`run.sh`:
```
#!/bin/bash
# the make line also repeats each setting of config.mk as NAME=value (left out here)
make -C /OpenROAD-flow-scripts/flow DESIGN_CONFIG=/design/flow/config.mk WORK_HOME=/design/flow/orfs CLKGATE_MAP_FILE= finish
```
`config.mk`:
```
export PLATFORM = sky130hd
export DESIGN_NAME = cordic_sin_cos
export DESIGN_NICKNAME = cordic_sin_cos
export VERILOG_FILES = /design/flow/design.v
export SDC_FILE = /design/flow/constraint.sdc
export NUM_CORES = 4
export LEC_CHECK = 0
export ABC_AREA = 1
export CAP_MARGIN = 0
export CORE_MARGIN = 2
export CORE_UTILIZATION = 35
export CTS_CLUSTER_DIAMETER = 324
export CTS_CLUSTER_SIZE = 100
export PLACE_DENSITY = 0.77
export SLEW_MARGIN = 5
```
`constraint.sdc`:
```
create_clock -name core_clock -period 30.0 [get_ports {clk}]
set_input_delay 6.0000 -clock core_clock [delete_from_list [all_inputs] [get_ports {clk}]]
set_output_delay 6.0000 -clock core_clock [all_outputs]
set_load 0.01 [all_outputs]
```
`design.v`:
```
`timescale 1ns / 1ps
module cordic_sin_cos
(
    input clk,
    input reset_n,
    input i_call,
    input [31:0] i_data,
    output o_done,
    output [31:0] o_cos,
    output [31:0] o_sin
);
cordic_sin_cos_core u_sin_cos (
    .clk     ( clk ),
    .reset_n ( reset_n ),
    .i_call  ( i_call ),
    .i_data  ( i_data ),
    .o_done  ( o_done ),
    .o_cos   ( o_cos ),
    .o_sin   ( o_sin )
);
endmodule
module cordic_sin_cos_core(
    clk,
    reset_n,
    i_call,
    i_data,
    o_done,
    o_cos,
    o_sin
);
     input clk;
     input reset_n;
	 input i_call; 
	 input signed [31:0] i_data;
	 output o_done;
	 output signed [31:0] o_cos;
	 output signed [31:0] o_sin;	 
	 function [31:0] atan;
	    input [3:0] idx;
	    case( idx )
	       4'd0: atan = 32'd2949120;  4'd1: atan = 32'd1740992;  4'd2: atan = 32'd919872;  4'd3: atan = 32'd466944;
	       4'd4: atan = 32'd234368;   4'd5: atan = 32'd117312;   4'd6: atan = 32'd58688;   4'd7: atan = 32'd29312;
	       4'd8: atan = 32'd14656;    4'd9: atan = 32'd7360;     4'd10: atan = 32'd3648;   4'd11: atan = 32'd1856;
	       4'd12: atan = 32'd896;     4'd13: atan = 32'd448;     4'd14: atan = 32'd256;    default: atan = 32'd128;
	    endcase
	 endfunction
	 reg signed [31:0]x,y,tx,ty,deg,rcos,rsin;
	 reg [7:0]i,seg;
	 reg isdone,isnegcos,isnegsin,isswap;
	 always @ ( posedge clk or negedge reset_n )
	 if( !reset_n )
	 begin
	    { x,y,deg,rcos,rsin } <= { 32'd0,32'd0,32'd0,32'd0,32'd0};
		i <= 8'd0;
		{ isdone,isnegcos,isnegsin,isswap } <= { 1'b0,1'b0,1'b0,1'b0 };
	 end
	 else if( i_call )
	 case( i )       
  	    0:
		begin
		   seg = i_data / 90;
		   if( seg == 0 ) 
		   begin 
		   	  deg <= i_data; 
		   	  isnegcos <= 0; 
		   	  isnegsin <= 0; 
		   	  isswap <= 0; 
		   end
		   else if( seg == 1 ) 
		   begin 
		   	  deg <= i_data - 90; 
		   	  isnegcos <= 1; 
		   	  isnegsin <= 0; 
		   	  isswap <= 1; 
		   end
		   else if( seg == 2 ) 
		   begin 
		   	  deg <= i_data - 180; 
		   	  isnegcos <= 1; 
		   	  isnegsin <= 1; 
		   	  isswap <= 0; 
		   end
		   else if( seg == 3 ) 
		   begin 
		   	  deg <= i_data - 270; 
		   	  isnegcos <= 0; 
		   	  isnegsin <= 1; 
		   	  isswap <= 1;  
		   end 
		   i <= i + 1'b1;
	    end		 
		1:
		begin 
		   x <= 32'd39797; 
		   y <= 32'd0; 
		   deg <= deg << 16; 
		   i <= i + 1'b1; 
		end					 
		2,3,4,5,6,7,8,9,10,11,12,13,14,15,16,17:
		if( deg > 0 )
		begin
		   ty = y >>> i-2;
		   tx = x >>> i-2;
		   x <= x - ty;
		   y <= y + tx;
		   deg <= deg - atan(i-2);
		   i <= i + 1'b1;
		end
		else
		begin
		   ty = y >>> i-2;
		   tx = x >>> i-2;
		   x <= x + ty ;
		   y <= y - tx ;
		   deg <= deg + atan(i-2);
		   i <= i + 1'b1;
		end
		18:
		begin 
		   {rcos,rsin} <= isswap ? { y,x } : { x,y }; 
		   i <= i + 1'b1; 
		end			
		19:
		begin 
		   isdone <= 1'b1; 
		   i <= i + 1'b1; 
		end		
		20:
		begin 
		   isdone <= 1'b0; 
		   i <= 8'd0; 
		end		   
	 endcase
	 assign o_done = isdone;
	 assign o_cos = isnegcos ? -(rcos) : rcos;
	 assign o_sin = isnegsin ? -(rsin) : rsin;
endmodule
```
==> reports/qor.log, run 1 <==
qor: status.status complete, no violations
qor: drt.drtIter0Drc 2578
qor: global_routing.grt_remaining_overflow 0
qor: timing.setup_tns 0 ns
qor: floorplanning.io_pins 100
qor: min_path.worst_hold_path.endpoint u_sin_cos.i[6]
qor: min_path.hold_path.startpoint u_sin_cos.i[6]
qor: timing.crit_path_setup_slack_layout 5.154 ns
qor: worst_setup_path.regToRegSetupSlack 19.72 ns
qor: place.gp_congestion 1.014
qor: synthesis.most_used_standard_cells_in_the_synthesized_netlist nand2_1, inv_1, o21ai_0
qor: layout.fin_cells 5575
qor: drt.firstDrtPassIters 6
qor: timing.worst_slew_margin_rel 0.2241
qor: cts.tritoncts_num_sinks 172
qor: global_routing.grt_antenna_before_repair 2
qor: synthesis.yosysTopAreaCellShare 0.1506
qor: cts.cts_hold_buffers 0
qor: layout.design.final.nets 4649
qor: cts.buffer_depth_of_the_longest_clock_path 2
qor: cts.cts-htree-levels 4
qor: drt.antenna_violating_nets_post_route 0
qor: timing.period_needed 24.85 ns
qor: worst_setup_path.setup.worst_path.end u_sin_cos.deg[9]
qor: run.max_cap_violations 0
qor: drt.vias 29.58k
qor: synthesis.synth_area 0.02859 mm²
qor: cts.tritoncts yes
qor: synthesis.synth_compound_gate_area_share 0.1831
qor: layout.cell_area_after_layout 0.03085 mm²
qor: worst_setup_path.timing.critical_path.max_delay_family simple AND/OR/NAND/NOR gates
qor: synthesis.floorplan.nets 4666
qor: timing.finalClockPeriodUsage 0.8282
qor: worst_setup_path.setup.worst_path.start i_data[3]
qor: worst_setup_path.crit_cells 151
qor: timing.rsz0062_at_grt no
qor: worst_setup_path.critical_path.n_buffers_inverters 15
qor: worst_setup_path.required 30.40 ns
qor: global_routing.first_global_vias 27.46k
qor: worst_setup_path.setup.worst_path.class in -> reg
qor: synthesis.synthDistinctLibCells 80
qor: floorplanning.core-area 0.08068 mm²
qor: run.log.warning_count 38
qor: floorplanning.die_h 289.8 µm
qor: global_routing.grt_pass1_wl 139500 µm
qor: synthesis.topCellsByArea dfrtp_1, nand2_1, inv_1
qor: layout.nFillCells 8537
qor: drt.detail_route.wirelength 85570 µm
qor: place.post-place-ws 4.805 ns
qor: synthesis.enable_flop_cells 0
qor: drt.detail_route.vias_per_cell 5.305
qor: synthesis.synth_adder_area_share 0.05025
qor: worst_setup_path.crit_slowest_cell nor2_4
qor: synthesis.yosys-stat-cells 4518
qor: timing.timing.final.setup_violations 0
qor: global_routing.grt_start_max_net_pins 81
qor: timing.clock-skew-final 0.03403 ns
qor: global_routing.globalRouteTotalUtil 0.2007
qor: synthesis.yosys.stat.seqShare 0.1506
qor: synthesis.synth-simple-area-share 0.4115
qor: floorplanning.floorplan.die.width 289.8 µm
qor: timing.slew_violations 0
qor: synthesis.synth_async_sr_flop_share 1.000
qor: timing.worstMarginPinSlew 1.161 ns
qor: min_path.hold_path_depth 0
qor: layout.relative_area_change_from_synthesis_to_final_layout 7.909%
qor: worst_setup_path.timing.critical_path.from_type primary input
qor: worst_setup_path.worstPathMaxFanout 21
qor: timing.timing.fmax 40.25 MHz
qor: drt.drt_drc_violations_left 0
qor: synthesis.xor_share 0.07690
qor: worst_setup_path.worst_setup_path_end_kind register
qor: place.portBuffers 99
qor: synthesis.netlist_instances 4518
qor: place.hpwl 67290 µm
qor: place.placedCellCount 5542
qor: cts.worstSkewPairLatency 0.49 ns
qor: synthesis.syn_area_per_cell 6.327 µm²
qor: place.postPlaceCellArea 0.03021 mm²
qor: drt.wl_per_cell 15.35 µm
qor: worst_setup_path.reg2reg_from u_sin_cos.i[2]
qor: timing.hold_viol_final 0
qor: synthesis.synth.largest_area_cell dfrtp_1
qor: synthesis.synth_warnings 1
qor: synthesis.ys_ff 172
qor: worst_setup_path.path_common_cell nand2_2
qor: floorplanning.chipArea 0.08398 mm²
qor: synthesis.synth_top_cell_by_count nand2_1
qor: floorplanning.row_count 104
qor: worst_setup_path.crit_path_max_incr_delay 0.61 ns
qor: floorplanning.floorplan.initialDensity 0.3543
qor: synthesis.yosys_area 0.02859 mm²
qor: cts.number_of_gates_resized_after_cts 0
qor: worst_setup_path.rr_endpoint u_sin_cos.y[30]
qor: cts.cts.clk_slew.worst_paths 0.07 ns
qor: synthesis.most_frequently_used_flop_master_after_synthesis dfrtp_1
qor: worst_setup_path.r2r_cells 62
qor: synthesis.muxShareOfSynthArea 0.009804
qor: cts.clock-root-buffer clkbuf_16
qor: min_path.holdCritPathClass reg -> reg
qor: cts.tritoncts.num_buffers 17
qor: layout.utilization 0.3824
qor: cts.postCtsSetupBuffers 0
qor: synthesis.logic_family simple AND/OR/NAND/NOR gates
qor: worst_setup_path.critPathArrivalTime 25.24 ns
## through the flow
step                hold slack [ns]
floorplan                    0.4699
global placement             0.4110
detailed placement           0.4096
CTS                          0.4283
global route                 0.4342
finish                       0.4262
## final cells by class
cell class              instances  area (µm²)  share of cell area
clock inverters                14       200.2            0.006490
diodes                          1       2.502          0.00008112
multi-input cells            3555       20940              0.6786
well taps                    1060        1326             0.04299
inverters                     629        2440             0.07909
flip-flops and latches        172        4310              0.1397
repair buffers                126        1195             0.03873
clock buffers                  18       439.2             0.01424
## metal layers
metal  vias to the layer above  GRT usage  share of wire
li1                      14710          -              -
met1                     13690     0.2688           0.44
met2                      1008     0.3371           0.47
met3                       161    0.02410          0.064
met4                         0    0.05949          0.028
met5                         -          0              0
==> inputs of run 2 (changes only) <==
CAP_MARGIN = 20   (was 0)
CORE_UTILIZATION = 70   (was 35)
CTS_CLUSTER_DIAMETER = not set   (was 324)
CTS_CLUSTER_SIZE = not set   (was 100)
PLACE_DENSITY = 0.39   (was 0.77)
SLEW_MARGIN = 20   (was 5)
clock period = 37.0 ns   (was 30.0 ns; I/O delays follow)
==> reports/qor.log, run 2 <==
qor: status.status complete, no violations
qor: synthesis.muxShareOfSynthArea 0.009804
qor: layout.design.final.nets 4646
qor: floorplanning.row_count 74
qor: synthesis.synth_warnings 1
qor: worst_setup_path.worstPathMaxFanout 21
qor: drt.vias 29.95k
qor: worst_setup_path.setup.worst_path.end u_sin_cos.deg[27]
qor: timing.worstMarginPinSlew 1.183 ns
qor: synthesis.most_used_standard_cells_in_the_synthesized_netlist nand2_1, inv_1, o21ai_0
qor: floorplanning.die_h 206.1 µm
qor: global_routing.grt_antenna_before_repair 4
qor: cts.cts.clk_slew.worst_paths 0.08 ns
qor: global_routing.grt_start_max_net_pins 96
qor: synthesis.logic_family simple AND/OR/NAND/NOR gates
qor: worst_setup_path.critPathArrivalTime 26.79 ns
qor: layout.cell_area_after_layout 0.03018 mm²
qor: timing.period_needed 26.41 ns
qor: timing.slew_violations 0
qor: timing.worst_slew_margin_rel 0.2029
qor: worst_setup_path.regToRegSetupSlack 26.68 ns
qor: timing.setup_tns 0 ns
qor: place.portBuffers 99
qor: drt.firstDrtPassIters 6
qor: synthesis.yosys_area 0.02859 mm²
qor: worst_setup_path.worst_setup_path_end_kind register
qor: drt.drtIter0Drc 2814
qor: synthesis.most_frequently_used_flop_master_after_synthesis dfrtp_1
qor: timing.finalClockPeriodUsage 0.7137
qor: floorplanning.floorplan.die.width 206.1 µm
qor: synthesis.synth_compound_gate_area_share 0.1831
qor: timing.hold_viol_final 0
qor: min_path.hold_path.startpoint u_sin_cos.i[6]
qor: floorplanning.floorplan.initialDensity 0.7049
qor: timing.hold-worst-slack 0.4257 ns
qor: synthesis.synth_top_cell_by_count nand2_1
qor: place.post-place-ws 10.34 ns
qor: cts.tritoncts.num_buffers 17
qor: min_path.holdCritPathClass reg -> reg
qor: timing.timing.fmax 37.87 MHz
qor: synthesis.synth_area 0.02859 mm²
qor: worst_setup_path.reg2reg_from u_sin_cos.i[1]
qor: cts.cts-htree-levels 4
qor: cts.tritoncts_num_sinks 172
qor: synthesis.yosysTopAreaCellShare 0.1506
qor: synthesis.topCellsByArea dfrtp_1, nand2_1, inv_1
qor: cts.clock-root-buffer clkbuf_16
qor: cts.tritoncts yes
qor: synthesis.xor_share 0.07690
qor: synthesis.synth_adder_area_share 0.05025
qor: synthesis.syn_area_per_cell 6.327 µm²
qor: synthesis.synth.largest_area_cell dfrtp_1
qor: worst_setup_path.timing.critical_path.from_type primary input
qor: worst_setup_path.crit_cells 146
qor: global_routing.grt_remaining_overflow 0
qor: cts.postCtsSetupBuffers 0
qor: timing.crit_path_setup_slack_layout 10.59 ns
qor: run.max_cap_violations 0
qor: run.log.warning_count 40
qor: worst_setup_path.rr_endpoint u_sin_cos.y[30]
qor: drt.detail_route.vias_per_cell 5.936
qor: place.postPlaceCellArea 0.02952 mm²
qor: cts.worstSkewPairLatency 0.47 ns
qor: timing.timing.final.setup_violations 0
qor: synthesis.ys_ff 172
qor: cts.cts_hold_buffers 0
qor: place.gp_congestion 1.061
qor: worst_setup_path.crit_slowest_cell nor2_4
qor: synthesis.enable_flop_cells 0
qor: min_path.hold_path_depth 0
qor: layout.fin_cells 5046
qor: worst_setup_path.required 37.38 ns
qor: worst_setup_path.timing.critical_path.max_delay_family simple AND/OR/NAND/NOR gates
qor: synthesis.synthDistinctLibCells 80
qor: worst_setup_path.critical_path.n_buffers_inverters 11
qor: floorplanning.core-area 0.04055 mm²
qor: drt.drt_drc_violations_left 0
qor: drt.detail_route.wirelength 85550 µm
qor: global_routing.globalRouteTotalUtil 0.3981
qor: place.hpwl 66550 µm
qor: global_routing.grt_pass1_wl 136600 µm
qor: drt.wl_per_cell 16.95 µm
qor: min_path.worst_hold_path.endpoint u_sin_cos.i[6]
qor: global_routing.first_global_vias 27.25k
qor: synthesis.yosys.stat.seqShare 0.1506
qor: synthesis.synth-simple-area-share 0.4115
qor: synthesis.yosys-stat-cells 4518
qor: worst_setup_path.crit_path_max_incr_delay 0.60 ns
qor: worst_setup_path.path_common_cell nand2_2
qor: worst_setup_path.setup.worst_path.class in -> reg
qor: synthesis.synth_async_sr_flop_share 1.000
qor: cts.number_of_gates_resized_after_cts 0
qor: timing.rsz0062_at_grt no
qor: floorplanning.io_pins 100
qor: cts.buffer_depth_of_the_longest_clock_path 2
qor: layout.relative_area_change_from_synthesis_to_final_layout 5.580%
qor: place.placedCellCount 5010
qor: synthesis.netlist_instances 4518
qor: floorplanning.chipArea 0.04247 mm²
qor: drt.antenna_violating_nets_post_route 0
qor: layout.utilization 0.7443
qor: worst_setup_path.setup.worst_path.start i_data[3]
qor: worst_setup_path.r2r_cells 61
qor: synthesis.floorplan.nets 4666
qor: timing.clock-skew-final 0.01704 ns
==> run 2: cell type report <==
type	count	area, µm²
sequential	172	4310
fill	3525	10370
clock buffer	17	425.4
multi-input combinational	3555	20940
antenna	3	7.507
timing repair buffer	123	1179
inverter	629	2440
clock inverter	15	220.2
tap	532	665.6
==> run 2: routing by layer <==
metal  track usage  vias to the layer above  routed length, µm
met5             0                        -                 13
met4        0.2747                        2               6254
met3       0.06055                      334               5784
met2        0.6604                     1313              39890
met1        0.4738                    13600              33610
li1              -                    14700                  -
==> inputs of run 3 (changes only) <==
ABC_AREA = not set   (was 1)
CORE_UTILIZATION = 66   (was 70)
MAX_ROUTING_LAYER = met4   (was not set)
PLACE_DENSITY = not set   (was 0.39)
clock period = 23.6 ns   (was 37.0 ns; I/O delays follow)
==> reports/qor.log, run 3 <==
qor: status.status did not finish
qor: status.failing_step 5_1_grt
qor: status.error [ERROR GRT-0232] Routing congestion too high. Check the congestion heatmap in the GUI.
qor: cts.tritoncts_num_sinks 172
qor: cts.clock-root-buffer clkbuf_16
qor: place.postPlaceCellArea 0.03466 mm²
qor: synthesis.xor_share 0.1099
qor: floorplanning.io_pins 100
qor: place.hpwl 78460 µm
qor: floorplanning.die_h 211.3 µm
qor: cts.tritoncts.num_buffers 17
qor: floorplanning.floorplan.die.width 211.3 µm
qor: synthesis.logic_family AND-OR/OR-AND gates
qor: cts.buffer_depth_of_the_longest_clock_path 2
qor: global_routing.globalRouteTotalUtil 0.8559
qor: synthesis.muxShareOfSynthArea 0.06854
qor: synthesis.synth_async_sr_flop_share 1.000
qor: floorplanning.row_count 75
qor: synthesis.enable_flop_cells 0
qor: synthesis.synth-simple-area-share 0.2273
qor: synthesis.topCellsByArea dfrtp_1, xnor2_1, o21ai_0
qor: synthesis.synth_top_cell_by_count nand2_1
qor: synthesis.yosys-stat-cells 3904
qor: cts.cts-htree-levels 4
qor: synthesis.yosysTopAreaCellShare 0.1518
qor: global_routing.grt_remaining_overflow 310
qor: place.portBuffers 99
qor: synthesis.syn_area_per_cell 7.261 µm²
qor: synthesis.most_used_standard_cells_in_the_synthesized_netlist nand2_1, o21ai_0, nor2_1
qor: synthesis.synth_adder_area_share 0.05208
qor: floorplanning.chipArea 0.04463 mm²
qor: place.gp_congestion 1.157
qor: synthesis.most_frequently_used_flop_master_after_synthesis dfrtp_1
qor: synthesis.synthDistinctLibCells 144
qor: place.placedCellCount 4950
qor: synthesis.synth_area 0.02835 mm²
qor: synthesis.floorplan.nets 4052
qor: synthesis.yosys.stat.seqShare 0.1518
qor: synthesis.yosys_area 0.02835 mm²
qor: synthesis.synth.largest_area_cell dfrtp_1
qor: synthesis.ys_ff 172
qor: synthesis.synth_warnings 1
qor: floorplanning.core-area 0.04213 mm²
qor: synthesis.synth_compound_gate_area_share 0.3444
qor: synthesis.netlist_instances 3904
qor: floorplanning.floorplan.initialDensity 0.6728
qor: cts.cts_hold_buffers 0
-- run 3: what timing repair did --
item | CTS
pin swaps | 105
cloned | 3
gates resized | 304
setup endpoints to repair | 35
setup buffers | 76
-- run 3: per-stage QoR --
stage	hold WS (ns)	util	worst slack [ns]
after CTS	0.4822	0.8861	-0.4800
after detailed placement	0.4579	0.8227	-2.315
after global placement	0.4537	0.8227	-1.351
after floorplan	0.4498	-	-0.4032
-- run 3: routing by layer --
layer  GRT overflow  global-route usage
met4            102              0.8196
met1             30              0.8495
met3             35              0.7391
met2            143              0.9698
met5              -                   -
==> inputs of run 4 (changes only) <==
CORE_UTILIZATION = 40   (was 66)
MAX_ROUTING_LAYER = not set   (was met4)
clock period = 50.5 ns   (was 23.6 ns; I/O delays follow)
==> reports/qor.log, run 4 <==
qor: status.status complete, no violations
qor: global_routing.globalRouteTotalUtil 0.2433
qor: synthesis.muxShareOfSynthArea 0.06854
qor: drt.drt_drc_violations_left 0
qor: worst_setup_path.setup.worst_path.end u_sin_cos.deg[2]
qor: floorplanning.floorplan.initialDensity 0.4041
qor: worst_setup_path.timing.critical_path.from_type primary input
qor: place.placedCellCount 4751
qor: worst_setup_path.worst_setup_path_end_kind register
qor: synthesis.logic_family AND-OR/OR-AND gates
qor: synthesis.synthDistinctLibCells 144
qor: min_path.worst_hold_path.endpoint u_sin_cos.i[7]
qor: cts.cts_hold_buffers 0
qor: cts.clock-root-buffer clkbuf_16
qor: cts.cts.clk_slew.worst_paths 0.07 ns
qor: synthesis.syn_area_per_cell 7.261 µm²
qor: synthesis.yosys-stat-cells 3904
qor: drt.detail_route.vias_per_cell 6.159
qor: floorplanning.chipArea 0.07302 mm²
qor: cts.tritoncts yes
qor: drt.drtIter0Drc 2607
qor: synthesis.synth_top_cell_by_count nand2_1
qor: synthesis.floorplan.nets 4052
qor: synthesis.synth_compound_gate_area_share 0.3444
qor: place.hpwl 70700 µm
qor: layout.fin_cells 4784
qor: synthesis.most_frequently_used_flop_master_after_synthesis dfrtp_1
qor: synthesis.synth_adder_area_share 0.05208
qor: drt.wl_per_cell 19.30 µm
qor: layout.utilization 0.4364
qor: synthesis.ys_ff 172
qor: timing.slew_violations 0
qor: global_routing.grt_start_max_net_pins 128
qor: floorplanning.row_count 97
qor: global_routing.grt_antenna_before_repair 0
qor: synthesis.synth-simple-area-share 0.2273
qor: layout.relative_area_change_from_synthesis_to_final_layout 7.993%
qor: timing.clock-skew-final 0.01485 ns
qor: timing.setup_tns 0 ns
qor: worst_setup_path.crit_cells 79
qor: min_path.holdCritPathClass reg -> reg
qor: timing.hold_viol_final 0
qor: synthesis.yosys_area 0.02835 mm²
qor: cts.buffer_depth_of_the_longest_clock_path 2
qor: worst_setup_path.setup.worst_path.class in -> reg
qor: synthesis.enable_flop_cells 0
qor: cts.worstSkewPairLatency 0.46 ns
qor: min_path.hold_path_depth 0
qor: timing.period_needed 35.86 ns
qor: worst_setup_path.regToRegSetupSlack 39.10 ns
qor: global_routing.grt_remaining_overflow 0
qor: worst_setup_path.critical_path.n_buffers_inverters 4
qor: worst_setup_path.worstPathMaxFanout 26
qor: floorplanning.core-area 0.07015 mm²
qor: floorplanning.die_h 270.2 µm
qor: timing.finalClockPeriodUsage 0.7101
qor: worst_setup_path.critPathArrivalTime 36.21 ns
qor: global_routing.first_global_vias 27.05k
qor: min_path.hold_path.startpoint u_sin_cos.i[7]
qor: drt.vias 29.47k
qor: timing.rsz0062_at_grt no
qor: place.portBuffers 99
qor: cts.number_of_gates_resized_after_cts 0
qor: global_routing.grt_pass1_wl 148600 µm
qor: worst_setup_path.r2r_cells 54
qor: worst_setup_path.required 50.85 ns
qor: layout.design.final.nets 3979
qor: cts.tritoncts.num_buffers 17
qor: drt.insertedDiodeCount 0
qor: timing.timing.fmax 27.89 MHz
qor: timing.worst_slew_margin_rel 0.2872
qor: floorplanning.floorplan.die.width 270.2 µm
qor: floorplanning.io_pins 100
qor: run.max_cap_violations 0
qor: place.gp_congestion 0.9566
qor: synthesis.most_used_standard_cells_in_the_synthesized_netlist nand2_1, o21ai_0, nor2_1
qor: worst_setup_path.rr_endpoint u_sin_cos.y[31]
qor: cts.cts-htree-levels 4
qor: worst_setup_path.setup.worst_path.start i_data[3]
qor: worst_setup_path.crit_path_max_incr_delay 0.84 ns
qor: synthesis.yosysTopAreaCellShare 0.1518
qor: synthesis.synth_async_sr_flop_share 1.000
qor: synthesis.synth_warnings 1
qor: synthesis.yosys.stat.seqShare 0.1518
qor: synthesis.synth_area 0.02835 mm²
qor: drt.antenna_violating_nets_post_route 0
qor: synthesis.synth.largest_area_cell dfrtp_1
qor: drt.firstDrtPassIters 7
qor: synthesis.topCellsByArea dfrtp_1, xnor2_1, o21ai_0
qor: worst_setup_path.reg2reg_from u_sin_cos.i[1]
qor: timing.worstMarginPinSlew 1.069 ns
qor: worst_setup_path.path_common_cell nand2_1
qor: synthesis.xor_share 0.1099
qor: worst_setup_path.crit_slowest_cell a22oi_1
qor: run.log.warning_count 39
qor: cts.tritoncts_num_sinks 172
qor: drt.detail_route.wirelength 92340 µm
qor: synthesis.netlist_instances 3904
qor: worst_setup_path.timing.critical_path.max_delay_family AND-OR/OR-AND gates
qor: timing.timing.final.setup_violations 0
qor: cts.postCtsSetupBuffers 0
run 4: routing by layer:
metal	vias up	track usage	wire length (µm)
met3	114	0.02303	5276
met5	-	0	0
met1	13900	0.3535	43850
met2	1008	0.3870	41490
li1	14440	-	-
met4	0	0.05568	1729
run 4: area by class of cell:
type | count | area [µm²]
Clock buffer | 18 | 429.2
Clock inverter | 14 | 207.7
Fill cell | 7319 | 39540
Inverter | 86 | 322.8
Multi-Input combinational cell | 3411 | 22820
Sequential cell | 172 | 4314
Tap cell | 940 | 1176
Timing Repair Buffer | 143 | 1343
run 4: metrics by stage:
stage	area (µm²)	hold WS [ns]	setup WS [ns]
after floorplan	28350	0.4498	19.76
after global placement	29950	0.4521	15.14
after detailed placement	29950	0.4559	14.73
after CTS	30590	0.4771	15.18
after global routing	30610	0.5060	12.40
final	30610	0.4708	14.64
==> inputs of run 5 (changes only) <==
ABC_AREA = 1   (was not set)
CELL_PAD_IN_SITES_DETAIL_PLACEMENT = 0   (was not set)
CORE_UTILIZATION = 69   (was 40)
CTS_CLUSTER_SIZE = 88   (was not set)
GPL_TIMING_DRIVEN = 1   (was not set)
HOLD_SLACK_MARGIN = 0.03   (was not set)
MAX_ROUTING_LAYER = met4   (was not set)
PLACE_DENSITY_LB_ADDON = 0.11   (was not set)
SETUP_SLACK_MARGIN = -1.25   (was not set)
clock period = 20.1 ns   (was 50.5 ns; I/O delays follow)
==> reports/qor.log, run 5 <==
qor: global_routing.grt_remaining_overflow 0
qor: worst_setup_path.crit_cells 155
qor: worst_setup_path.r2r_cells 63
qor: run.max_cap_violations 0
qor: cts.cts-htree-levels 4
qor: min_path.hold_path.startpoint u_sin_cos.i[7]
qor: timing.rsz0062_at_grt yes
qor: synthesis.netlist_instances 4518
qor: global_routing.grt_antenna_before_repair 2
qor: layout.cell_area_after_layout 0.03415 mm²
qor: floorplanning.die_h 207.5 µm
qor: synthesis.synth_async_sr_flop_share 1.000
qor: timing.slew_violations 0
qor: worst_setup_path.critPathArrivalTime 22.04 ns
qor: synthesis.yosys-stat-cells 4518
qor: synthesis.most_frequently_used_flop_master_after_synthesis dfrtp_1
qor: synthesis.logic_family simple AND/OR/NAND/NOR gates
qor: timing.clock-skew-final 0.02103 ns
qor: floorplanning.floorplan.initialDensity 0.7001
qor: synthesis.yosys_area 0.02859 mm²
qor: synthesis.yosysTopAreaCellShare 0.1506
qor: min_path.hold_path_depth 0
qor: cts.worstSkewPairLatency 0.47 ns
qor: synthesis.synth_warnings 1
qor: layout.design.final.nets 5043
qor: cts.tritoncts_num_sinks 172
qor: floorplanning.core-area 0.04083 mm²
qor: worst_setup_path.timing.critical_path.from_type primary input
qor: status.failed_layout_checks negative setup slack
qor: timing.finalClockPeriodUsage 1.076
qor: cts.tritoncts yes
qor: worst_setup_path.worst_setup_path_end_kind register
qor: drt.detail_route.vias_per_cell 6.106
qor: synthesis.synth.largest_area_cell dfrtp_1
qor: cts.buffer_depth_of_the_longest_clock_path 2
qor: run.log.warning_count 41
qor: drt.detail_route.wirelength 99590 µm
qor: synthesis.muxShareOfSynthArea 0.009804
qor: timing.period_needed 21.63 ns
qor: worst_setup_path.setup.worst_path.class in -> reg
qor: synthesis.ys_ff 172
qor: place.gp_congestion 1.091
qor: synthesis.synth_compound_gate_area_share 0.1831
qor: global_routing.grt_pass1_wl 150500 µm
qor: place.portBuffers 99
qor: worst_setup_path.reg2reg_from u_sin_cos.i[1]
qor: cts.clock-root-buffer clkbuf_16
qor: worst_setup_path.rr_endpoint u_sin_cos.y[30]
qor: synthesis.floorplan.nets 4666
qor: layout.relative_area_change_from_synthesis_to_final_layout 19.45%
qor: global_routing.first_global_vias 30.67k
qor: worst_setup_path.setup.worst_path.end u_sin_cos.deg[8]
qor: place.postPlaceCellArea 0.03223 mm²
qor: worst_setup_path.setup.worst_path.start i_data[0]
qor: timing.worstMarginPinSlew 1.069 ns
qor: synthesis.synth_area 0.02859 mm²
qor: worst_setup_path.regToRegSetupSlack 9.29 ns
qor: status.status failed layout checks
qor: global_routing.globalRouteTotalUtil 0.4329
qor: synthesis.yosys.stat.seqShare 0.1506
qor: min_path.holdCritPathClass reg -> reg
qor: worst_setup_path.crit_path_max_incr_delay 0.42 ns
qor: synthesis.xor_share 0.07690
qor: cts.cts.clk_slew.worst_paths 0.09 ns
qor: drt.vias 33.23k
qor: place.placedCellCount 5365
qor: drt.firstDrtPassIters 10
qor: layout.fin_cells 5442
qor: synthesis.enable_flop_cells 0
qor: worst_setup_path.critical_path.n_buffers_inverters 25
qor: synthesis.most_used_standard_cells_in_the_synthesized_netlist nand2_1, inv_1, o21ai_0
qor: timing.timing.final.setup_violations 35
qor: timing.timing.fmax 46.23 MHz
qor: worst_setup_path.crit_slowest_cell clkdlybuf4s50_1
qor: worst_setup_path.path_common_cell nand2_4
qor: min_path.worst_hold_path.endpoint u_sin_cos.i[7]
qor: drt.wl_per_cell 18.30 µm
qor: floorplanning.io_pins 100
qor: floorplanning.row_count 74
qor: timing.hold_viol_final 0
qor: drt.antenna_violating_nets_post_route 0
qor: worst_setup_path.required 20.51 ns
qor: timing.worst_slew_margin_rel 0.2796
qor: timing.crit_path_setup_slack_layout -1.531 ns
qor: cts.cts_hold_buffers 0
qor: worst_setup_path.timing.critical_path.max_delay_family simple AND/OR/NAND/NOR gates
qor: global_routing.grt_start_max_net_pins 74
qor: drt.drt_drc_violations_left 0
qor: floorplanning.chipArea 0.04307 mm²
qor: synthesis.synth_adder_area_share 0.05025
qor: floorplanning.floorplan.die.width 207.5 µm
qor: place.hpwl 72180 µm
qor: synthesis.syn_area_per_cell 6.327 µm²
qor: synthesis.synthDistinctLibCells 80
qor: synthesis.synth_top_cell_by_count nand2_1
qor: synthesis.topCellsByArea dfrtp_1, nand2_1, inv_1
qor: worst_setup_path.worstPathMaxFanout 10
qor: synthesis.synth-simple-area-share 0.4115
qor: cts.tritoncts.num_buffers 17
qor: drt.drtIter0Drc 4022
## run 5: through the flow
step / TNS [ns] / setup slack (ns) / hold WS, ns / util
finish: -51.00 / -1.531 / 0.4341 / 0.8363
global route: -96.68 / -2.915 / 0.4421 / 0.8363
detailed placement: -50.96 / -1.573 / 0.4098 / 0.7894
CTS: -35.23 / -1.113 / 0.4337 / 0.8047
floorplan: 0 / 0.4960 / 0.4699 / -
global placement: -26.58 / -0.8897 / 0.4104 / 0.7894
## run 5: what timing repair did
action	CTS	global route
setup buffers	0	48
endpoints found under the setup margin	0	35
resized	0	221
## run 5: area by class of cell
class,instances,area (µm²)
multi-input cells,3561,21850
fillers,2716,6683
flip-flops and latches,172,4310
repair buffers,513,4204
inverters,629,2474
well taps,532,665.6
clock buffers,17,425.4
clock inverters,15,202.7
repair inverters,1,16.27
diodes,2,5.005
## run 5: metal layers
| metal | track usage | vias up | wire (µm) | share of wire |
|---|---|---|---|---|
| li1 | - | 15530 | - | - |
| met1 | 0.4815 | 15140 | 35860 | 0.36 |
| met2 | 0.7232 | 1953 | 47150 | 0.47 |
| met3 | 0.05930 | 610 | 8069 | 0.081 |
| met4 | 0.2936 | 0 | 8510 | 0.085 |
| met5 | - | - | 0 | 0 |
==> inputs of run 6 (changes only) <==
ABC_AREA = not set   (was 1)
CELL_PAD_IN_SITES_DETAIL_PLACEMENT = not set   (was 0)
CORE_UTILIZATION = 72   (was 69)
CTS_CLUSTER_SIZE = 49   (was 88)
GPL_TIMING_DRIVEN = not set   (was 1)
HOLD_SLACK_MARGIN = not set   (was 0.03)
PLACE_DENSITY_LB_ADDON = not set   (was 0.11)
SETUP_SLACK_MARGIN = not set   (was -1.25)
clock period = 19.4 ns   (was 20.1 ns; I/O delays follow)
==> reports/qor.log, run 6 <==
qor: floorplanning.floorplan.initialDensity 0.7318
qor: synthesis.yosysTopAreaCellShare 0.1518
qor: floorplanning.floorplan.die.width 202.4 µm
qor: synthesis.logic_family AND-OR/OR-AND gates
qor: synthesis.netlist_instances 3904
qor: floorplanning.core-area 0.03874 mm²
qor: place.post-place-ws -5.697 ns
qor: synthesis.synth_adder_area_share 0.05208
qor: synthesis.muxShareOfSynthArea 0.06854
qor: floorplanning.row_count 72
qor: synthesis.synthDistinctLibCells 144
qor: synthesis.synth_async_sr_flop_share 1.000
qor: place.gp_congestion 1.152
qor: synthesis.synth_top_cell_by_count nand2_1
qor: synthesis.synth-simple-area-share 0.2273
qor: synthesis.syn_area_per_cell 7.261 µm²
qor: synthesis.enable_flop_cells 0
qor: synthesis.yosys-stat-cells 3904
qor: floorplanning.die_h 202.4 µm
qor: floorplanning.io_pins 100
qor: synthesis.most_used_standard_cells_in_the_synthesized_netlist nand2_1, o21ai_0, nor2_1
qor: global_routing.globalRouteTotalUtil 0.9069
qor: synthesis.most_frequently_used_flop_master_after_synthesis dfrtp_1
qor: synthesis.synth_warnings 1
qor: synthesis.yosys.stat.seqShare 0.1518
qor: cts.clock-root-buffer clkbuf_16
qor: cts.cts_hold_buffers 0
qor: floorplanning.chipArea 0.04098 mm²
qor: synthesis.synth_compound_gate_area_share 0.3444
qor: synthesis.synth_area 0.02835 mm²
qor: synthesis.xor_share 0.1099
qor: place.hpwl 81980 µm
qor: cts.tritoncts_num_sinks 172
qor: place.portBuffers 99
qor: status.status did not finish
qor: place.placedCellCount 4941
qor: global_routing.grt_remaining_overflow 838
qor: synthesis.yosys_area 0.02835 mm²
qor: synthesis.floorplan.nets 4052
qor: cts.tritoncts.num_buffers 17
qor: synthesis.synth.largest_area_cell dfrtp_1
qor: synthesis.topCellsByArea dfrtp_1, xnor2_1, o21ai_0
qor: cts.cts-htree-levels 4
qor: cts.buffer_depth_of_the_longest_clock_path 2
qor: synthesis.ys_ff 172
qor: status.error [ERROR GRT-0116] Global routing finished with congestion. Check the congestion regions in the DRC Viewer.
qor: status.failing_step 5_1_grt
## run 6: what timing repair did
action / in CTS
setup buffers: 90
cloned: 2
endpoints found under the hold margin: 0
endpoints found under the setup margin: 35
gates resized: 288
pin swaps: 129
## run 6: through the flow
step / cell area (µm²) / TNS, ns
after floorplan: 29160 / -123.03
after detailed placement: 34720 / -196.28
after global placement: 34720 / -157.04
after CTS: 37340 / -130.41
## run 6: layer usage
layer  GRT usage  overflow
met1      0.8780        20
met2       1.049       542
met3      0.7286        24
met4      0.9677       252
met5           -         -
==> inputs of run 7 (changes only) <==
ABC_AREA = 1   (was not set)
CORE_UTILIZATION = 70   (was 72)
CTS_CLUSTER_DIAMETER = 368   (was not set)
CTS_CLUSTER_SIZE = 97   (was 49)
MAX_ROUTING_LAYER = not set   (was met4)
PLACE_DENSITY = 0.39   (was not set)
clock period = 16.6 ns   (was 19.4 ns; I/O delays follow)
==> reports/qor.log, run 7 <==
qor: synthesis.most_frequently_used_flop_master_after_synthesis dfrtp_1
qor: place.placedCellCount 5350
qor: cts.clock-root-buffer clkbuf_16
qor: place.hpwl 73630 µm
qor: cts.tritoncts.num_buffers 17
qor: synthesis.xor_share 0.07690
qor: cts.cts-htree-levels 4
qor: floorplanning.chipArea 0.04247 mm²
qor: floorplanning.row_count 74
qor: cts.buffer_depth_of_the_longest_clock_path 2
qor: synthesis.synth_adder_area_share 0.05025
qor: synthesis.synth_top_cell_by_count nand2_1
qor: place.portBuffers 99
qor: status.status did not finish
qor: synthesis.yosys.stat.seqShare 0.1506
qor: synthesis.most_used_standard_cells_in_the_synthesized_netlist nand2_1, inv_1, o21ai_0
qor: synthesis.ys_ff 172
qor: synthesis.yosysTopAreaCellShare 0.1506
qor: synthesis.muxShareOfSynthArea 0.009804
qor: synthesis.synth-simple-area-share 0.4115
qor: floorplanning.floorplan.initialDensity 0.7049
qor: synthesis.logic_family simple AND/OR/NAND/NOR gates
qor: synthesis.netlist_instances 4518
qor: global_routing.globalRouteTotalUtil 0.9002
qor: cts.tritoncts_num_sinks 172
qor: global_routing.grt_remaining_overflow 979
qor: synthesis.synth_async_sr_flop_share 1.000
qor: synthesis.topCellsByArea dfrtp_1, nand2_1, inv_1
qor: synthesis.enable_flop_cells 0
qor: synthesis.yosys-stat-cells 4518
qor: synthesis.synth_warnings 1
qor: synthesis.yosys_area 0.02859 mm²
qor: floorplanning.floorplan.die.width 206.1 µm
qor: synthesis.synth.largest_area_cell dfrtp_1
qor: place.post-place-ws -4.010 ns
qor: synthesis.synthDistinctLibCells 80
qor: synthesis.synth_compound_gate_area_share 0.1831
qor: status.error [ERROR GRT-0232] Routing congestion too high. Check the congestion heatmap in the GUI.
qor: place.gp_congestion 1.063
qor: synthesis.synth_area 0.02859 mm²
qor: floorplanning.die_h 206.1 µm
qor: synthesis.syn_area_per_cell 6.327 µm²
qor: floorplanning.core-area 0.04055 mm²
qor: synthesis.floorplan.nets 4666
qor: floorplanning.io_pins 100
qor: status.failing_step 5_1_grt
[run 7: what timing repair did]
item | CTS
hold buffers | 0
setup endpoints to repair | 35
pin swaps | 140
resized | 352
gates cloned | 8
setup buffers | 89
[run 7: per-stage QoR]
stage / instance area [µm²] / setup TNS [ns]
floorplan: 29100 / -60.49
CTS: 35270 / -97.56
detailed placement: 32700 / -136.78
global placement: 32700 / -111.55
[run 7: metal layers]
metal / track usage / GRT overflow
met1: 0.8727 / 55
met2: 1.033 / 546
met3: 0.7660 / 40
met4: 0.9819 / 330
met5: 0.5476 / 8
==> inputs of run 8 (changes only) <==
ABC_AREA = not set   (was 1)
CORE_UTILIZATION = 71   (was 70)
CTS_CLUSTER_DIAMETER = not set   (was 368)
CTS_CLUSTER_SIZE = not set   (was 97)
PLACE_DENSITY = not set   (was 0.39)
clock period = 29.1 ns   (was 16.6 ns; I/O delays follow)
==> reports/qor.log, run 8 <==
qor: synthesis.yosys-stat-cells 3904
qor: global_routing.met3_usage_in_global_routing 0.1063
qor: synthesis.yosys.stat.seqShare 0.1518
qor: global_routing.grt_antenna_before_repair 2
qor: synthesis.synth_top_cell_by_count nand2_1
qor: drt.drt_drc_violations_left 0
qor: synthesis.synth_area 0.02835 mm²
qor: floorplanning.row_count 73
qor: cts.tritoncts_num_sinks 172
qor: layout.design.final.nets 4051
qor: timing.worstMarginPinSlew 1.147 ns
qor: cts.cts-htree-levels 4
qor: timing.finalClockPeriodUsage 0.9716
qor: synthesis.ys_ff 172
qor: timing.hold_viol_final 0
qor: cts.tritoncts yes
qor: synthesis.xor_share 0.1099
qor: synthesis.synthDistinctLibCells 144
qor: place.gp_congestion 1.072
qor: synthesis.synth_async_sr_flop_share 1.000
qor: drt.drtIter0Drc 5510
qor: drt.firstDrtPassIters 16
qor: timing.timing.fmax 35.37 MHz
qor: worst_setup_path.timing.critical_path.from_type primary input
qor: synthesis.muxShareOfSynthArea 0.06854
qor: drt.vias 33.07k
qor: floorplanning.core-area 0.03955 mm²
qor: synthesis.logic_family AND-OR/OR-AND gates
qor: worst_setup_path.path_common_cell buf_4
qor: worst_setup_path.setup.worst_path.start i_data[3]
qor: synthesis.netlist_instances 3904
qor: synthesis.synth_adder_area_share 0.05208
qor: place.hpwl 71200 µm
qor: synthesis.most_frequently_used_flop_master_after_synthesis dfrtp_1
qor: timing.worst_slew_margin_rel 0.2350
qor: floorplanning.floorplan.die.width 203.8 µm
qor: layout.utilization 0.7948
qor: timing.period_needed 28.27 ns
qor: synthesis.syn_area_per_cell 7.261 µm²
qor: floorplanning.chipArea 0.04154 mm²
qor: synthesis.topCellsByArea dfrtp_1, xnor2_1, o21ai_0
qor: synthesis.yosys_area 0.02835 mm²
qor: timing.setup_tns 0 ns
qor: status.status complete, no violations
qor: synthesis.enable_flop_cells 0
qor: run.log.warning_count 49
qor: synthesis.floorplan.nets 4052
qor: floorplanning.floorplan.initialDensity 0.7168
qor: timing.timing.final.setup_violations 0
qor: timing.slew_violations 0
qor: synthesis.yosysTopAreaCellShare 0.1518
qor: synthesis.synth_warnings 1
qor: drt.detail_route.wirelength 99120 µm
qor: worst_setup_path.critical_path.n_buffers_inverters 6
qor: global_routing.groute.layer.met2.usage 0.7229
qor: drt.wl_per_cell 22.31 µm
qor: global_routing.first_global_vias 30.34k
qor: worst_setup_path.crit_path_max_incr_delay 0.61 ns
qor: drt.detail_route.vias_per_cell 7.444
qor: global_routing.global_routing_s_busiest_layer met2
qor: worst_setup_path.required 29.44 ns
qor: min_path.worst_hold_path.endpoint u_sin_cos.i[7]
qor: worst_setup_path.worst_setup_path_end_kind register
qor: global_routing.globalRouteTotalUtil 0.4490
qor: worst_setup_path.worstPathMaxFanout 14
qor: cts.clock-root-buffer clkbuf_16
qor: worst_setup_path.regToRegSetupSlack 17.30 ns
qor: cts.buffer_depth_of_the_longest_clock_path 2
qor: layout.relative_area_change_from_synthesis_to_final_layout 10.88%
qor: synthesis.synth-simple-area-share 0.2273
qor: worst_setup_path.reg2reg_from u_sin_cos.i[1]
qor: worst_setup_path.crit_cells 84
qor: worst_setup_path.timing.critical_path.max_delay_family AND-OR/OR-AND gates
qor: timing.clock-skew-final 0.01904 ns
qor: place.portBuffers 99
qor: worst_setup_path.rr_endpoint u_sin_cos.y[31]
qor: global_routing.grt_pass1_wl 153900 µm
qor: synthesis.synth.largest_area_cell dfrtp_1
qor: worst_setup_path.crit_slowest_cell or4b_1
qor: run.max_cap_violations 0
qor: synthesis.most_used_standard_cells_in_the_synthesized_netlist nand2_1, o21ai_0, nor2_1
qor: timing.hold-worst-slack 0.4736 ns
qor: worst_setup_path.r2r_cells 53
qor: global_routing.met1_capacity_usage_during_global_routing 0.5650
qor: min_path.hold_path.startpoint u_sin_cos.i[7]
qor: global_routing.grt_start_max_net_pins 129
qor: min_path.hold_path_depth 0
qor: worst_setup_path.critPathArrivalTime 28.62 ns
qor: cts.cts.clk_slew.worst_paths 0.09 ns
qor: synthesis.synth_compound_gate_area_share 0.3444
qor: global_routing.grt_remaining_overflow 0
qor: worst_setup_path.setup.worst_path.class in -> reg
qor: drt.antenna_violating_nets_post_route 0
qor: worst_setup_path.setup.worst_path.end u_sin_cos.deg[17]
qor: floorplanning.die_h 203.8 µm
qor: min_path.holdCritPathClass reg -> reg
qor: floorplanning.io_pins 100
qor: cts.tritoncts.num_buffers 17
qor: cts.worstSkewPairLatency 0.47 ns
-- run 8: layer usage --
layer	share of wire	up-vias	wire [µm]
li1	-	14570	-
met1	0.37	15300	37040
met2	0.45	2612	44800
met3	0.12	577	12070
met4	0.052	2	5194
met5	0.00014	-	14
-- run 8: through the flow --
stage | cell area [µm²] | setup slack, ns | instances
after global placement | 29610 | 0.4608 | 4361
after global routing | 31430 | -0.2618 | 4441
after floorplan | 28350 | 2.642 | 3904
after CTS | 30260 | 0.04525 | 4393
after detailed placement | 29610 | -0.7438 | 4361
final | 31430 | 0.8271 | 4442
-- run 8: area by class of cell --
class | count | area, µm²
multi-input combinational | 3415 | 23680
fill | 2704 | 8117
sequential | 172 | 4313
timing repair buffer | 211 | 1859
tap | 525 | 656.9
clock buffer | 17 | 425.4
inverter | 86 | 322.8
clock inverter | 15 | 171.4
antenna | 1 | 2.502
-- run 8: repair_timing --
item,CTS,global route
hold endpoints to repair,0,0
endpoints found under the setup margin,32,35
pin swaps,0,25
buffers inserted,0,43
gates cloned,0,4
resized,8,135
hold buffers,0,0
==> inputs of run 9 (changes only) <==
ABC_AREA = 1   (was not set)
CELL_PAD_IN_SITES_DETAIL_PLACEMENT = 0   (was not set)
CORE_UTILIZATION = 72   (was 71)
CTS_CLUSTER_DIAMETER = 237   (was not set)
CTS_CLUSTER_SIZE = 88   (was not set)
GPL_TIMING_DRIVEN = 1   (was not set)
HOLD_SLACK_MARGIN = 0.28   (was not set)
PLACE_DENSITY_LB_ADDON = 0.11   (was not set)
SETUP_SLACK_MARGIN = 2.21   (was not set)
clock period = 21.6 ns   (was 29.1 ns; I/O delays follow)
==> reports/qor.log, run 9 <==
qor: status.status did not finish
qor: status.failing_step 5_1_grt
qor: status.error [ERROR GRT-0116] Global routing finished with congestion. Check the congestion regions in the DRC Viewer.
qor: synthesis.most_frequently_used_flop_master_after_synthesis dfrtp_1
qor: synthesis.muxShareOfSynthArea 0.009804
qor: synthesis.topCellsByArea dfrtp_1, nand2_1, inv_1
qor: synthesis.synth-simple-area-share 0.4115
qor: floorplanning.core-area 0.03892 mm²
qor: cts.clock-root-buffer clkbuf_16
qor: synthesis.yosys-stat-cells 4518
qor: floorplanning.floorplan.die.width 203.3 µm
qor: place.portBuffers 99
qor: synthesis.synthDistinctLibCells 80
qor: floorplanning.chipArea 0.04131 mm²
qor: cts.cts_hold_buffers 0
qor: synthesis.floorplan.nets 4666
qor: place.postPlaceCellArea 0.03026 mm²
qor: place.gp_congestion 1.055
qor: synthesis.yosys_area 0.02859 mm²
qor: global_routing.grt_remaining_overflow 15
qor: synthesis.syn_area_per_cell 6.327 µm²
qor: synthesis.xor_share 0.07690
qor: synthesis.synth_adder_area_share 0.05025
qor: synthesis.synth_async_sr_flop_share 1.000
qor: synthesis.synth_top_cell_by_count nand2_1
qor: synthesis.synth.largest_area_cell dfrtp_1
qor: floorplanning.row_count 72
qor: synthesis.logic_family simple AND/OR/NAND/NOR gates
qor: synthesis.synth_warnings 1
qor: synthesis.netlist_instances 4518
qor: floorplanning.io_pins 100
qor: place.hpwl 70870 µm
qor: cts.tritoncts_num_sinks 172
qor: synthesis.yosys.stat.seqShare 0.1506
qor: floorplanning.floorplan.initialDensity 0.7346
qor: global_routing.globalRouteTotalUtil 0.6979
qor: cts.tritoncts.num_buffers 17
qor: synthesis.enable_flop_cells 0
qor: synthesis.synth_area 0.02859 mm²
qor: cts.cts-htree-levels 4
qor: floorplanning.die_h 203.3 µm
qor: cts.buffer_depth_of_the_longest_clock_path 2
qor: synthesis.synth_compound_gate_area_share 0.1831
qor: synthesis.ys_ff 172
qor: synthesis.yosysTopAreaCellShare 0.1506
qor: synthesis.most_used_standard_cells_in_the_synthesized_netlist nand2_1, inv_1, o21ai_0
-- run 9: layer usage --
metal | GRT overflow | GRT usage
met1 | 1 | 0.6885
met2 | 6 | 0.9243
met3 | 1 | 0.4716
met4 | 7 | 0.7119
met5 | 0 | 0.2190
-- run 9: stage by stage --
stage               instances    util  TNS, ns  setup WS (ns)
floorplan                4518       -        0          2.186
detailed placement       5032  0.7775   -29.48        -0.9799
CTS                      5292  0.8740        0         0.8469
global placement         5032  0.7775   -2.760        -0.1574
-- run 9: timing repair --
item                       in CTS
gates cloned                   11
setup endpoints to repair      35
setup buffers                 217
pin swaps                     163
resized                       382
==> inputs of run 10 (changes only) <==
CAP_MARGIN = 40   (was 20)
CELL_PAD_IN_SITES_DETAIL_PLACEMENT = not set   (was 0)
CORE_ASPECT_RATIO = 1.42   (was not set)
CTS_CLUSTER_DIAMETER = 258   (was 237)
CTS_CLUSTER_SIZE = 98   (was 88)
GPL_TIMING_DRIVEN = not set   (was 1)
HOLD_SLACK_MARGIN = not set   (was 0.28)
PLACE_DENSITY = 0.43   (was not set)
PLACE_DENSITY_LB_ADDON = not set   (was 0.11)
SETUP_SLACK_MARGIN = 1.07   (was 2.21)
TNS_END_PERCENT = 10   (was not set)
clock period = 16.2 ns   (was 21.6 ns; I/O delays follow)
==> reports/qor.log, run 10 <==
qor: cts.tritoncts_num_sinks 172
qor: min_path.worst_hold_path.endpoint u_sin_cos.i[6]
qor: cts.cts.clk_slew.worst_paths 0.09 ns
qor: synthesis.synth_area 0.02859 mm²
qor: synthesis.synth_adder_area_share 0.05025
qor: synthesis.enable_flop_cells 0
qor: synthesis.synth-simple-area-share 0.4115
qor: cts.clock-root-buffer clkbuf_16
qor: layout.relative_area_change_from_synthesis_to_final_layout 20.23%
qor: cts.cts-htree-levels 4
qor: synthesis.most_frequently_used_flop_master_after_synthesis dfrtp_1
qor: worst_setup_path.path_common_cell nand2_2
qor: worst_setup_path.worstPathMaxFanout 12
qor: min_path.hold_path_depth 0
qor: worst_setup_path.worst_setup_path_end_kind register
qor: worst_setup_path.setup.worst_path.end u_sin_cos.deg[29]
qor: worst_setup_path.crit_cells 163
qor: worst_setup_path.reg2reg_from u_sin_cos.i[2]
qor: synthesis.yosys.stat.seqShare 0.1506
qor: floorplanning.floorplan.initialDensity 0.7255
qor: synthesis.topCellsByArea dfrtp_1, nand2_1, inv_1
qor: worst_setup_path.required 16.58 ns
qor: place.hpwl 75060 µm
qor: drt.vias 35.80k
qor: layout.nFillCells 2233
qor: cts.tritoncts.num_buffers 17
qor: cts.buffer_depth_of_the_longest_clock_path 2
qor: timing.setup_tns -200.06 ns
qor: floorplanning.floorplan.die.width 171.2 µm
qor: synthesis.synth.largest_area_cell dfrtp_1
qor: synthesis.synth_top_cell_by_count nand2_1
qor: timing.period_needed 22.09 ns
qor: place.post-place-ws -4.668 ns
qor: worst_setup_path.setup.worst_path.class in -> reg
qor: run.log.warning_count 45
qor: global_routing.grt_remaining_overflow 0
qor: synthesis.yosys-stat-cells 4518
qor: global_routing.grt_pass1_wl 167400 µm
qor: floorplanning.die_h 241.4 µm
qor: synthesis.syn_area_per_cell 6.327 µm²
qor: worst_setup_path.regToRegSetupSlack 5.37 ns
qor: run.max_cap_violations 1
qor: floorplanning.io_pins 100
qor: drt.drt_drc_violations_left 0
qor: global_routing.grt_antenna_before_repair 15
qor: place.placedCellCount 5362
qor: timing.worstMarginPinSlew 1.726 ns
qor: drt.drtIter0Drc 4863
qor: timing.crit_path_setup_slack_layout -5.889 ns
qor: synthesis.yosys_area 0.02859 mm²
qor: worst_setup_path.critPathArrivalTime 22.47 ns
qor: drt.detail_route.vias_per_cell 6.535
qor: worst_setup_path.timing.critical_path.max_delay_family simple AND/OR/NAND/NOR gates
qor: status.status failed layout checks
qor: worst_setup_path.rr_endpoint u_sin_cos.y[30]
qor: worst_setup_path.critical_path.n_buffers_inverters 23
qor: layout.design.final.nets 5072
qor: worst_setup_path.crit_slowest_cell clkdlybuf4s50_1
qor: timing.hold_viol_final 0
qor: floorplanning.core-area 0.03941 mm²
qor: synthesis.most_used_standard_cells_in_the_synthesized_netlist nand2_1, inv_1, o21ai_0
qor: layout.utilization 0.8723
qor: synthesis.synth_warnings 1
qor: cts.worstSkewPairLatency 0.50 ns
qor: status.failed_layout_checks max-capacitance violations, max-slew violations, negative setup slack
qor: worst_setup_path.r2r_cells 64
qor: drt.antenna_violating_nets_post_route 0
qor: synthesis.synth_async_sr_flop_share 1.000
qor: timing.clock-skew-final 0.01377 ns
qor: synthesis.netlist_instances 4518
qor: floorplanning.row_count 87
qor: synthesis.xor_share 0.07690
qor: timing.finalClockPeriodUsage 1.364
qor: worst_setup_path.setup.worst_path.start i_data[0]
qor: worst_setup_path.crit_path_max_incr_delay 0.41 ns
qor: global_routing.grt_start_max_net_pins 95
qor: timing.rsz0062_at_grt yes
qor: timing.hold-worst-slack 0.4294 ns
qor: layout.fin_cells 5479
qor: worst_setup_path.timing.critical_path.from_type primary input
qor: cts.tritoncts yes
qor: synthesis.ys_ff 172
qor: min_path.holdCritPathClass reg -> reg
qor: drt.wl_per_cell 21.38 µm
qor: timing.slew_violations 2
qor: place.gp_congestion 1.075
qor: global_routing.globalRouteTotalUtil 0.5123
qor: timing.worst_slew_margin_rel -0.1613
qor: timing.timing.fmax 45.27 MHz
qor: synthesis.synthDistinctLibCells 80
qor: drt.firstDrtPassIters 11
qor: timing.timing.final.setup_violations 35
qor: global_routing.first_global_vias 33.22k
qor: synthesis.floorplan.nets 4666
qor: min_path.hold_path.startpoint u_sin_cos.i[6]
qor: layout.cell_area_after_layout 0.03437 mm²
qor: synthesis.yosysTopAreaCellShare 0.1506
qor: synthesis.logic_family simple AND/OR/NAND/NOR gates
qor: synthesis.muxShareOfSynthArea 0.009804
qor: place.portBuffers 99
qor: place.postPlaceCellArea 0.03248 mm²
qor: floorplanning.chipArea 0.04134 mm²
qor: drt.detail_route.wirelength 117100 µm
qor: synthesis.synth_compound_gate_area_share 0.1831
==> run 10: cell type report <==
class | instances | area, µm² | area share
Multi-Input combinational cell | 3558 | 21720 | 0.6318
Timing Repair Buffer | 545 | 4543 | 0.1322
Sequential cell | 172 | 4310 | 0.1254
Inverter | 629 | 2472 | 0.07193
Tap cell | 534 | 668.1 | 0.01944
Clock buffer | 17 | 425.4 | 0.01238
Clock inverter | 15 | 205.2 | 0.005970
Antenna cell | 8 | 20.02 | 0.0005824
Timing Repair inverter | 1 | 11.26 | 0.0003276
==> run 10: timing repair <==
item / 4_1_cts / 5_1_grt
gates resized: 68 / 66
hold buffers: 0 / 0
pin swaps: 33 / 18
cloned: 2 / 2
setup endpoints to repair: 35 / 35
buffers inserted: 25 / 25
==> run 10: per-layer routing <==
metal | GRT usage | wire length, µm | vias to the layer above
li1 | - | - | 15560
met1 | 0.4842 | 35870 | 15860
met2 | 0.8375 | 52320 | 3040
met3 | 0.2042 | 13820 | 1331
met4 | 0.4913 | 15030 | 12
met5 | 0.008454 | 94 | -
==> inputs of run 11 (changes only) <==
ABC_AREA = not set   (was 1)
CAP_MARGIN = 20   (was 40)
CELL_PAD_IN_SITES_GLOBAL_PLACEMENT = 2   (was not set)
CORE_ASPECT_RATIO = not set   (was 1.42)
CORE_UTILIZATION = 58   (was 72)
CTS_CLUSTER_DIAMETER = not set   (was 258)
CTS_CLUSTER_SIZE = 79   (was 98)
GPL_ROUTABILITY_DRIVEN = 0   (was not set)
HOLD_SLACK_MARGIN = -0.05   (was not set)
MIN_ROUTING_LAYER = met2   (was not set)
PLACE_DENSITY = not set   (was 0.43)
PLACE_DENSITY_LB_ADDON = 0.0   (was not set)
SETUP_SLACK_MARGIN = not set   (was 1.07)
TNS_END_PERCENT = not set   (was 10)
clock period = 28.5 ns   (was 16.2 ns; I/O delays follow)
==> reports/qor.log, run 11 <==
qor: status.status did not finish
qor: status.failing_step 3_1_place_gp_skip_io
qor: status.error [ERROR FLW-0024] Place density exceeds 1.0 (current PLACE_DENSITY_LB_ADDON =  0.0). Please check if the value of  PLACE_DENSITY_LB_ADDON is between 0 and 0.99.
qor: synthesis.xor_share 0.1099
qor: floorplanning.floorplan.die.width 225.1 µm
qor: synthesis.synth_warnings 1
qor: floorplanning.core-area 0.04855 mm²
qor: floorplanning.chipArea 0.05066 mm²
qor: synthesis.yosys_area 0.02835 mm²
qor: synthesis.synth-simple-area-share 0.2273
qor: synthesis.synth_compound_gate_area_share 0.3444
qor: synthesis.logic_family AND-OR/OR-AND gates
qor: synthesis.synth_area 0.02835 mm²
qor: synthesis.most_frequently_used_flop_master_after_synthesis dfrtp_1
qor: synthesis.floorplan.nets 4052
qor: floorplanning.row_count 81
qor: synthesis.yosysTopAreaCellShare 0.1518
qor: floorplanning.die_h 225.1 µm
qor: synthesis.synthDistinctLibCells 144
qor: synthesis.yosys-stat-cells 3904
qor: synthesis.netlist_instances 3904
qor: synthesis.yosys.stat.seqShare 0.1518
qor: synthesis.syn_area_per_cell 7.261 µm²
qor: synthesis.synth.largest_area_cell dfrtp_1
qor: synthesis.most_used_standard_cells_in_the_synthesized_netlist nand2_1, o21ai_0, nor2_1
qor: synthesis.synth_top_cell_by_count nand2_1
qor: synthesis.topCellsByArea dfrtp_1, xnor2_1, o21ai_0
qor: synthesis.synth_adder_area_share 0.05208
qor: synthesis.enable_flop_cells 0
qor: synthesis.muxShareOfSynthArea 0.06854
qor: synthesis.ys_ff 172
qor: synthesis.synth_async_sr_flop_share 1.000
qor: floorplanning.floorplan.initialDensity 0.5840
